==> inputs of v5 <==
==> flow/design.v <==
module  fir(
	input clk,
	input rst_n,			
	input enable,
	input [2:0] tap,		 
	input [15:0] data_in,		
	output [17:0] data_out,		
	output complete
);
localparam
a0 = 16'd1,	 
a1 = 16'd2,
a2 = 16'd2,
a3 = 16'd3,
a4 = 16'd3,
a5 = 16'd3;
reg [15:0] data_reg_0;	 
reg [15:0] data_reg_1;
reg [15:0] data_reg_2;
reg [15:0] data_reg_3;
reg [15:0] data_reg_4;
reg [15:0] data_reg_5;
reg [15:0] multiplication_0;	 
reg [15:0] multiplication_1;
reg [15:0] multiplication_2;
reg [15:0] multiplication_3;
reg [15:0] multiplication_4;
reg [15:0] multiplication_5;
reg [16:0] sum_1;	 
reg [16:0] sum_2;
reg [16:0] sum_3;
reg [17:0] result;  
reg mul_stage, add_stage1, add_stage2, output_stage;	 
always @ (posedge clk or negedge rst_n)
    begin
        if(!rst_n)
        	begin
        		mul_stage <= 1'b0;
        		add_stage1 <= 1'b0;
        		add_stage2 <= 1'b0;
				output_stage <= 1'b0;
        	end
        else
        	begin
        			mul_stage <= enable;
        			add_stage1 <= mul_stage;
        			add_stage2 <= add_stage1;
        			output_stage <= add_stage2;
        	end
    end
always @ (posedge clk or negedge rst_n)
    begin
        if(!rst_n)
        	begin
        		data_reg_0 <= 0;
        		data_reg_1 <= 0;
        		data_reg_2 <= 0;
        		data_reg_3 <= 0;
			data_reg_4 <= 0;
        		data_reg_5 <= 0;
        	end
        else
        	begin
				case (tap)
					3'd2:
					begin
						if (enable) 
							begin
								data_reg_0 <= data_in;
								data_reg_1 <= data_reg_0;
							end
						else 
							begin
								data_reg_0 <= data_reg_0;
								data_reg_1 <= data_reg_1;
							end
					end
					3'd3:
					begin
						if (enable) 
							begin
								data_reg_0 <= data_in;
								data_reg_1 <= data_reg_0;
								data_reg_2 <= data_reg_1;
							end
						else 
							begin
								data_reg_0 <= data_reg_0;
								data_reg_1 <= data_reg_1;
								data_reg_2 <= data_reg_2;
							end
					end
					3'd4:
					begin
						if (enable) 
							begin
								data_reg_0 <= data_in;
								data_reg_1 <= data_reg_0;
								data_reg_2 <= data_reg_1;
								data_reg_3 <= data_reg_2;
							end
						else 
							begin
								data_reg_0 <= data_reg_0;
								data_reg_1 <= data_reg_1;
								data_reg_2 <= data_reg_2;
								data_reg_3 <= data_reg_3;
							end
					end
					3'd5:
					begin
						if (enable) 
							begin
								data_reg_0 <= data_in;
								data_reg_1 <= data_reg_0;
								data_reg_2 <= data_reg_1;
								data_reg_3 <= data_reg_2;
								data_reg_4 <= data_reg_3;
							end
						else 
							begin
								data_reg_0 <= data_reg_0;
								data_reg_1 <= data_reg_1;
								data_reg_2 <= data_reg_2;
								data_reg_3 <= data_reg_3;
								data_reg_4 <= data_reg_4;
							end
					end
					3'd6:
					begin
						if (enable) 
							begin
								data_reg_0 <= data_in;
								data_reg_1 <= data_reg_0;
								data_reg_2 <= data_reg_1;
								data_reg_3 <= data_reg_2;
								data_reg_4 <= data_reg_3;
								data_reg_5 <= data_reg_4;
							end
						else 
							begin
								data_reg_0 <= data_reg_0;
								data_reg_1 <= data_reg_1;
								data_reg_2 <= data_reg_2;
								data_reg_3 <= data_reg_3;
								data_reg_4 <= data_reg_4;
								data_reg_5 <= data_reg_5;
							end
					end
				endcase
        	end
    end
always @ (posedge clk or negedge rst_n)
    begin
        if(!rst_n)
        	begin
        		multiplication_0 <= 0;
        		multiplication_1 <= 0;
        		multiplication_2 <= 0;
        		multiplication_3 <= 0;
			multiplication_4 <= 0;
        		multiplication_5 <= 0;
        	end
        else
        	begin
				case (tap)
					3'd2:
					begin
						if(mul_stage)
							begin
								multiplication_0 <= a0 * data_reg_0;
								multiplication_1 <= a1 * data_reg_1;
							end
						else 
							begin
								multiplication_0 <= multiplication_0;
								multiplication_1 <= multiplication_1;
							end
					end
					3'd3:
					begin
						if(mul_stage)
							begin
								multiplication_0 <= a0 * data_reg_0;
								multiplication_1 <= a1 * data_reg_1;
								multiplication_2 <= a2 * data_reg_2;
							end
						else 
							begin
								multiplication_0 <= multiplication_0;
								multiplication_1 <= multiplication_1;
								multiplication_2 <= multiplication_2;
							end
					end
					3'd4:
					begin
						if(mul_stage)
							begin
								multiplication_0 <= a0 * data_reg_0;
								multiplication_1 <= a1 * data_reg_1;
								multiplication_2 <= a2 * data_reg_2;
								multiplication_3 <= a3 * data_reg_3;
							end
						else 
							begin
								multiplication_0 <= multiplication_0;
								multiplication_1 <= multiplication_1;
								multiplication_2 <= multiplication_2;
								multiplication_3 <= multiplication_3;
							end
					end
					3'd5:
					begin
						if(mul_stage)
							begin
								multiplication_0 <= a0 * data_reg_0;
								multiplication_1 <= a1 * data_reg_1;
								multiplication_2 <= a2 * data_reg_2;
								multiplication_3 <= a3 * data_reg_3;
								multiplication_4 <= a4 * data_reg_4;
							end
						else 
							begin
								multiplication_0 <= multiplication_0;
								multiplication_1 <= multiplication_1;
								multiplication_2 <= multiplication_2;
								multiplication_3 <= multiplication_3;
								multiplication_4 <= multiplication_4;
							end
					end
					3'd6:
					begin
						if(mul_stage)
							begin
								multiplication_0 <= a0 * data_reg_0;
								multiplication_1 <= a1 * data_reg_1;
								multiplication_2 <= a2 * data_reg_2;
								multiplication_3 <= a3 * data_reg_3;
								multiplication_4 <= a4 * data_reg_4;
								multiplication_5 <= a5 * data_reg_5;
							end
						else 
							begin
								multiplication_0 <= multiplication_0;
								multiplication_1 <= multiplication_1;
								multiplication_2 <= multiplication_2;
								multiplication_3 <= multiplication_3;
								multiplication_4 <= multiplication_4;
								multiplication_5 <= multiplication_5;
							end
					end
				endcase
        	end
    end
always @ (posedge clk or negedge rst_n)
    begin
        if(!rst_n)
        	begin
        		sum_1 <= 0;
        		sum_2 <= 0;
			sum_3 <= 0;
        	end
        else
        	begin
				case (tap)
					3'd2:
					begin
						if (add_stage1) 
							begin
								sum_1 <= multiplication_0 + multiplication_1;
								sum_2 <= 0;
							end
						else 
							begin
								sum_1 <= sum_1;
								sum_2 <= sum_2;
							end
					end
					3'd3:
					begin
						if (add_stage1) 
							begin
								sum_1 <= multiplication_0 + multiplication_1;
								sum_2 <= multiplication_2; 
							end
						else 
							begin
								sum_1 <= sum_1;
								sum_2 <= sum_2;
							end
					end
					3'd4:
					begin
						if (add_stage1) 
							begin
								sum_1 <= multiplication_0 + multiplication_1;
								sum_2 <= multiplication_2 + multiplication_3; 
							end
						else 
							begin
								sum_1 <= sum_1;
								sum_2 <= sum_2;
							end
					end
					3'd5:
					begin
						if (add_stage1) 
							begin
								sum_1 <= multiplication_0 + multiplication_1;
								sum_2 <= multiplication_2 + multiplication_3; 
								sum_3 <= multiplication_4;
							end
						else 
							begin
								sum_1 <= sum_1;
								sum_2 <= sum_2;
								sum_3 <= sum_3;
							end
					end
					3'd6:
					begin
						if (add_stage1) 
							begin
								sum_1 <= multiplication_0 + multiplication_1;
								sum_2 <= multiplication_2 + multiplication_3; 
								sum_3 <= multiplication_4 + multiplication_5; 
							end
						else 
							begin
								sum_1 <= sum_1;
								sum_2 <= sum_2;
								sum_3 <= sum_3;
							end
					end
				endcase
        	end
    end
always @ (posedge clk or negedge rst_n)
      begin
          if(!rst_n)
          	begin
          		result <= 0;
          	end
          else
          	begin
				case (tap)
					3'd2:
					begin
						if (add_stage2) 
							begin
								result <= sum_2 + sum_1;
							end
						else 
							begin
								result <= result;
							end
					end
					3'd3:
					begin
						if (add_stage2) 
							begin
								result <= sum_2 + sum_1;
							end
						else 
							begin
								result <= result;
							end
					end
					3'd4:
					begin
						if (add_stage2) 
							begin
								result <= sum_2 + sum_1;
							end
						else 
							begin
								result <= result;
							end
					end
					3'd5:
					begin
						if (add_stage2) 
							begin
								result <= sum_2 + sum_1 + sum_3;
							end
						else 
							begin
								result <= result;
							end
					end
					3'd6:
					begin
						if (add_stage2) 
							begin
								result <= sum_2 + sum_1 + sum_3;
							end
						else 
							begin
								result <= result;
							end
					end
				endcase
          	end
      end
assign data_out = result;	 
assign complete = output_stage;
endmodule
==> flow/run.sh <==
#!/bin/bash
# the make line also repeats each setting of config.mk as NAME=value (left out here)
make -C /OpenROAD-flow-scripts/flow DESIGN_CONFIG=/design/flow/config.mk WORK_HOME=/design/flow/orfs CLKGATE_MAP_FILE= finish
==> flow/config.mk <==
export PLATFORM = sky130hd
export DESIGN_NAME = fir
export DESIGN_NICKNAME = fir
export VERILOG_FILES = /design/flow/design.v
export SDC_FILE = /design/flow/constraint.sdc
export NUM_CORES = 4
export LEC_CHECK = 0
export ABC_AREA = 0
export CAP_MARGIN = 40
export CORE_MARGIN = 2
export CORE_UTILIZATION = 72
export CTS_CLUSTER_DIAMETER = 396
export CTS_CLUSTER_SIZE = 17
export PLACE_DENSITY = 0.95
export SETUP_SLACK_MARGIN = -0.15
export SLEW_MARGIN = 40
==> flow/constraint.sdc <==
create_clock -name core_clock -period 2.0 [get_ports {clk}]
set_input_delay 0.4000 -clock core_clock [delete_from_list [all_inputs] [get_ports {clk}]]
set_output_delay 0.4000 -clock core_clock [all_outputs]
set_load 0.01 [all_outputs]
==> v19: changes against v5 <==
Settings changed: ABC_AREA 0 to 1, CAP_MARGIN 40 to 25, CELL_PAD_IN_SITES_DETAIL_PLACEMENT from default to 1, CORE_UTILIZATION 72 to 40, CTS_CLUSTER_DIAMETER 396 to default, CTS_CLUSTER_SIZE 17 to default, HOLD_SLACK_MARGIN from default to 0.13, MAX_ROUTING_LAYER from default to met4, PLACE_DENSITY 0.95 to default, SETUP_SLACK_MARGIN -0.15 to -0.05, SLEW_MARGIN 40 to 20.
==> flow/constraint.sdc (replaced) <==
create_clock -name core_clock -period 4.0 [get_ports {clk}]
set_input_delay 0.8000 -clock core_clock [delete_from_list [all_inputs] [get_ports {clk}]]
set_output_delay 0.8000 -clock core_clock [all_outputs]
set_load 0.01 [all_outputs]
==> v17: changes against v5 <==
Settings changed: ABC_AREA 0 to 1, CAP_MARGIN 40 to 20, PLACE_DENSITY 0.95 to default, SETUP_SLACK_MARGIN -0.15 to default, SLEW_MARGIN 40 to 20.
==> comparison table <==
                                                                                v5                  v19                       v17
Data-path buffer share of cell area in the final layout                          -                2.80%                     10.1%
Wire length on met1                                                              -             22500 µm                  19500 µm
Synthesized netlist net count                                                 1558                 2405                      2405
Largest power group                                                              -  combinational cells       combinational cells
Fraction of synthesized area in multiplexers                                 11.8%               0.135%                    0.135%
Outcome                                                  aborted with a tool error  no timing/DRC/antenna violations  finished with violations
Last stage reached                                                         4_1_cts                    -                         -
Layout check failures                                                            -                    -      negative setup slack
Final layout net count                                                           -                 2440                      2613
Seq. cell area                                                                   -          0.00658 mm²               0.00658 mm²
Sequential fraction of design power                                              -                27.8%                     23.2%
Fraction of synthesized cell area in xor and xnor cells                      5.92%                2.58%                     2.58%
Number of vias per cell                                                          -                 5.28                      6.34
Power consumed by combinational cells                                            -            0.00838 W                  0.0255 W
Maximum clock frequency                                                          -              307 MHz                   308 MHz
Number of buffers on the longest clock path                                      -                    3                         3
Placeable core area                                                     0.0203 mm²           0.0409 mm²                0.0226 mm²
Dominant cell by count in the synthesized netlist                          dfrtp_1              nand2_1                   nand2_1
WP data required                                                                 -              4500 ps                   2430 ps
Net load switching power                                                         -            0.00735 W                  0.0184 W
PostCTS Resize Cnt                                                               -                    0                        78
Total clock buffers created by CTS                                               -                   31                        19
Combinational group share of total power                                         -                54.0%                     67.2%
WL final                                                                         -             50000 µm                  54500 µm
Endpoints failing setup                                                          -                    0                        18
Power and IR drop assume default switching activity.
